==> run H <==
==> flow/design.v <==
`timescale 1ns/100ps
module cordic_stage(clk, x_i, y_i, z_i, x_o, y_o, z_o, arctan);
  parameter z_width = 12; 
  parameter iter_width = 17;  	 
  parameter i=0;  		 
  input signed [z_width:0] arctan;
  input clk;
  input signed [iter_width:0] x_i, y_i;
  input signed [z_width:0] z_i;
  output [iter_width:0] x_o, y_o;
  output [z_width:0] z_o;
  reg d;
  reg signed [iter_width:0] x_o, x_next;
  reg signed [iter_width:0] y_o, y_next;
  reg signed [z_width:0] z_o, z_next;
  always @ (posedge clk)
    begin
      x_o <= x_next;
      y_o <= y_next;
      z_o <= z_next; 
    end
  always @(*)
    begin    
      d = (z_i[11] == 0) ? 0 : 1;
      if(d == 0) begin
        x_next = x_i - (y_i >>> i);
        y_next = y_i + (x_i >>> i);
        z_next = z_i - arctan;
      end
      else begin
        x_next = x_i + (y_i >>> i);
        y_next = y_i - (x_i >>> i);
        z_next = z_i + arctan;
      end
  end
endmodule
`timescale 1ns/100ps
module cordic_pipelined(clk, z0, xn, yn);
  parameter z_width = 12; 
  parameter iter_width = 17;   
  input clk;
  input signed [z_width:0] z0;
  output reg signed [iter_width:0] xn, yn;
  parameter N = 10;  
  reg [(N-1):0] d;
  wire signed [iter_width:0] x [N:0];
  wire signed [iter_width:0] y [N:0];
  wire signed [z_width:0] z [N:0];
  reg signed [z_width:0] z_start;
  assign x[0] = 'b01_0011_0110_1110_1001;   
  assign y[0] = 0;
  assign z[0] = z_start;
  reg [(N-1):0] flip;
  wire flip_in;
  assign flip_in = ((z0[z_width]==1) && (z0 < 'h1A60)) || 
   	((z0[z_width]==0) && (z0 > 'h05A0));    
  always @ (posedge clk)
    flip <= {flip[(N-2):0], flip_in};
  always @ (flip, x[N], y[N]) begin
    if (flip[N-1]) begin    
  	xn = ~( x[N]-1 );  
	yn = ~( y[N]-1 );  
    end
    else begin		 
	xn = x[N];	 
	yn = y[N];	 
    end
  end
  always @ (z0) begin
    if (((z0[z_width]==1) && (z0 < 'h1A60)) || 
   	((z0[z_width]==0) && (z0 > 'h05A0))) begin    
	if (z0[z_width] == 1) begin 			 
	    z_start = z0 + 'hB40; 	   
	end
	else begin
	    z_start = z0 - 'hB40;	   
	end
    end
    else begin
	z_start = z0; 
    end
  end
  wire signed [z_width:0] arctan [(N-1):0];
  assign arctan[0] = 'b0_0010_1101_0000;  
  assign arctan[1] = 'b0_0001_1010_1001;  
  assign arctan[2] = 'b0_0000_1110_0000;  
  assign arctan[3] = 'b0_0000_0111_0010;  
  assign arctan[4] = 'b0_0000_0011_1001;  
  assign arctan[5] = 'b0_0000_0001_1100;  
  assign arctan[6] = 'b0_0000_0000_1110;  
  assign arctan[7] = 'b0_0000_0000_0111;  
  assign arctan[8] = 'b0_0000_0000_0011;  
  assign arctan[9] = 'b0_0000_0000_0001;  
  genvar i;
  generate
    for(i=0; i<N; i=i+1)
      begin: stage_generate
        cordic_stage #(.i(i)) stage_i
        (
          .clk(clk), 
          .x_i(x[i]), .x_o(x[i+1]), 
          .y_i(y[i]), .y_o(y[i+1]), 
          .z_i(z[i]), .z_o(z[i+1]),
          .arctan(arctan[i])
        );
      end
  endgenerate
endmodule
==> flow/run.sh <==
#!/bin/bash
# the make line also repeats each setting of config.mk as NAME=value (left out here)
make -C /OpenROAD-flow-scripts/flow DESIGN_CONFIG=/design/flow/config.mk WORK_HOME=/design/flow/orfs CLKGATE_MAP_FILE= finish
==> flow/config.mk <==
export PLATFORM = sky130hd
export DESIGN_NAME = cordic_pipelined
export DESIGN_NICKNAME = cordic_pipelined
export VERILOG_FILES = /design/flow/design.v
export SDC_FILE = /design/flow/constraint.sdc
export NUM_CORES = 4
export LEC_CHECK = 0
export CAP_MARGIN = 40
export CELL_PAD_IN_SITES_DETAIL_PLACEMENT = 0
export CORE_MARGIN = 3
export CORE_UTILIZATION = 72
export CTS_CLUSTER_SIZE = 19
export GPL_ROUTABILITY_DRIVEN = 1
export MIN_ROUTING_LAYER = met1
export PLACE_DENSITY_LB_ADDON = 0.28
export SETUP_SLACK_MARGIN = 0.53
export SLEW_MARGIN = 20
==> flow/constraint.sdc <==
create_clock -name core_clock -period 3.75 [get_ports {clk}]
set_input_delay 0.7500 -clock core_clock [delete_from_list [all_inputs] [get_ports {clk}]]
set_output_delay 0.7500 -clock core_clock [all_outputs]
set_load 0.01 [all_outputs]
==> run F: changes against run H <==
CAP_MARGIN = 20   (was 40)
CELL_PAD_IN_SITES_DETAIL_PLACEMENT = not set   (was 0)
CORE_MARGIN = 2   (was 3)
CTS_CLUSTER_DIAMETER = 141   (was not set)
CTS_CLUSTER_SIZE = not set   (was 19)
GPL_ROUTABILITY_DRIVEN = not set   (was 1)
MIN_ROUTING_LAYER = not set   (was met1)
PLACE_DENSITY = 0.35   (was not set)
PLACE_DENSITY_LB_ADDON = not set   (was 0.28)
SETUP_SLACK_MARGIN = 0.97   (was 0.53)
==> flow/constraint.sdc (replaced) <==
create_clock -name core_clock -period 3.32 [get_ports {clk}]
set_input_delay 0.6640 -clock core_clock [delete_from_list [all_inputs] [get_ports {clk}]]
set_output_delay 0.6640 -clock core_clock [all_outputs]
set_load 0.01 [all_outputs]
==> run B: changes against run H <==
CAP_MARGIN = 20   (was 40)
CELL_PAD_IN_SITES_DETAIL_PLACEMENT = not set   (was 0)
CORE_ASPECT_RATIO = 1.23   (was not set)
CORE_MARGIN = 2   (was 3)
CORE_UTILIZATION = 40   (was 72)
CTS_CLUSTER_DIAMETER = 150   (was not set)
CTS_CLUSTER_SIZE = not set   (was 19)
GPL_ROUTABILITY_DRIVEN = not set   (was 1)
HOLD_SLACK_MARGIN = 0.21   (was not set)
MIN_ROUTING_LAYER = not set   (was met1)
PLACE_DENSITY = 0.36   (was not set)
PLACE_DENSITY_LB_ADDON = not set   (was 0.28)
SETUP_SLACK_MARGIN = 0.81   (was 0.53)
SLEW_MARGIN = 10   (was 20)
==> flow/constraint.sdc (replaced) <==
create_clock -name core_clock -period 5.0 [get_ports {clk}]
set_input_delay 1.0000 -clock core_clock [delete_from_list [all_inputs] [get_ports {clk}]]
set_output_delay 1.0000 -clock core_clock [all_outputs]
set_load 0.01 [all_outputs]
==> run A: changes against run H <==
ABC_AREA = 1   (was not set)
CAP_MARGIN = 5   (was 40)
CELL_PAD_IN_SITES_DETAIL_PLACEMENT = 2   (was 0)
CORE_ASPECT_RATIO = 1.23   (was not set)
CORE_MARGIN = 2   (was 3)
CORE_UTILIZATION = 40   (was 72)
CTS_CLUSTER_DIAMETER = 208   (was not set)
CTS_CLUSTER_SIZE = not set   (was 19)
GPL_ROUTABILITY_DRIVEN = not set   (was 1)
GPL_TIMING_DRIVEN = 0   (was not set)
HOLD_SLACK_MARGIN = 0.21   (was not set)
MIN_ROUTING_LAYER = not set   (was met1)
PLACE_DENSITY = 0.36   (was not set)
PLACE_DENSITY_LB_ADDON = not set   (was 0.28)
SETUP_SLACK_MARGIN = 0.81   (was 0.53)
SLEW_MARGIN = 15   (was 20)
==> flow/constraint.sdc (replaced) <==
create_clock -name core_clock -period 6.32 [get_ports {clk}]
set_input_delay 1.2640 -clock core_clock [delete_from_list [all_inputs] [get_ports {clk}]]
set_output_delay 1.2640 -clock core_clock [all_outputs]
set_load 0.01 [all_outputs]
==> qor summary <==
DR top layer: run F -; run A met4; run H met5; run B met4
Syn nets: run F 3,666; run A 4,133; run H 3,666; run B 3,666
Tap Count: run F -; run A 943; run H 518; run B 943
Hold slack: run F -; run A 0.325 ns; run H 0.326 ns; run B 0.323 ns
Status: run F aborted with a tool error; run A no timing/DRC/antenna violations; run H no timing/DRC/antenna violations; run B no timing/DRC/antenna violations
Failing step: run F global routing (5_1_grt); run A -; run H -; run B -
Combinational gate area: run F -; run A 19,000 um^2; run H 21,500 um^2; run B 19,300 um^2
Top-area cell type share of the netlist area: run F 0.296; run A 0.293; run H 0.296; run B 0.296
Post-DRT Antenna Nets: run F -; run A 0; run H 0; run B 0
Worst-case reg-to-reg path depth: run F -; run A 14; run H 14; run B 13
Starting density of the core: run F 0.728; run A 0.404; run H 0.736; run B 0.402
Hold Path Depth: run F -; run A 0; run H 0; run B 0
Chip area line of the yosys report: run F 28,800 um^2; run A 29,100 um^2; run H 28,800 um^2; run B 28,800 um^2
Die width: run F 204 um; run A 247 um; run H 206 um; run B 246 um
Mi-comb count: run F -; run A 2,872; run H 2,560; run B 2,560
Transition time at the pin with the least slew margin: run F -; run A 1.12 ns; run H 0.760 ns; run B 0.907 ns
Final-report hold violation count: run F -; run A 0; run H 0; run B 0
Sequential portion of the cell area: run F -; run A 0.263; run H 0.244; run B 0.266
FF+latch count: run F -; run A 426; run H 426; run B 426
Synthesized cell area: run F 28,800 um^2; run A 29,100 um^2; run H 28,800 um^2; run B 28,800 um^2
Timing endpoint of the critical path: run F -; run A stage_generate[3].stage_i.x_o[12]; run H stage_generate[4].stage_i.x_o[17]; run B xn[17]
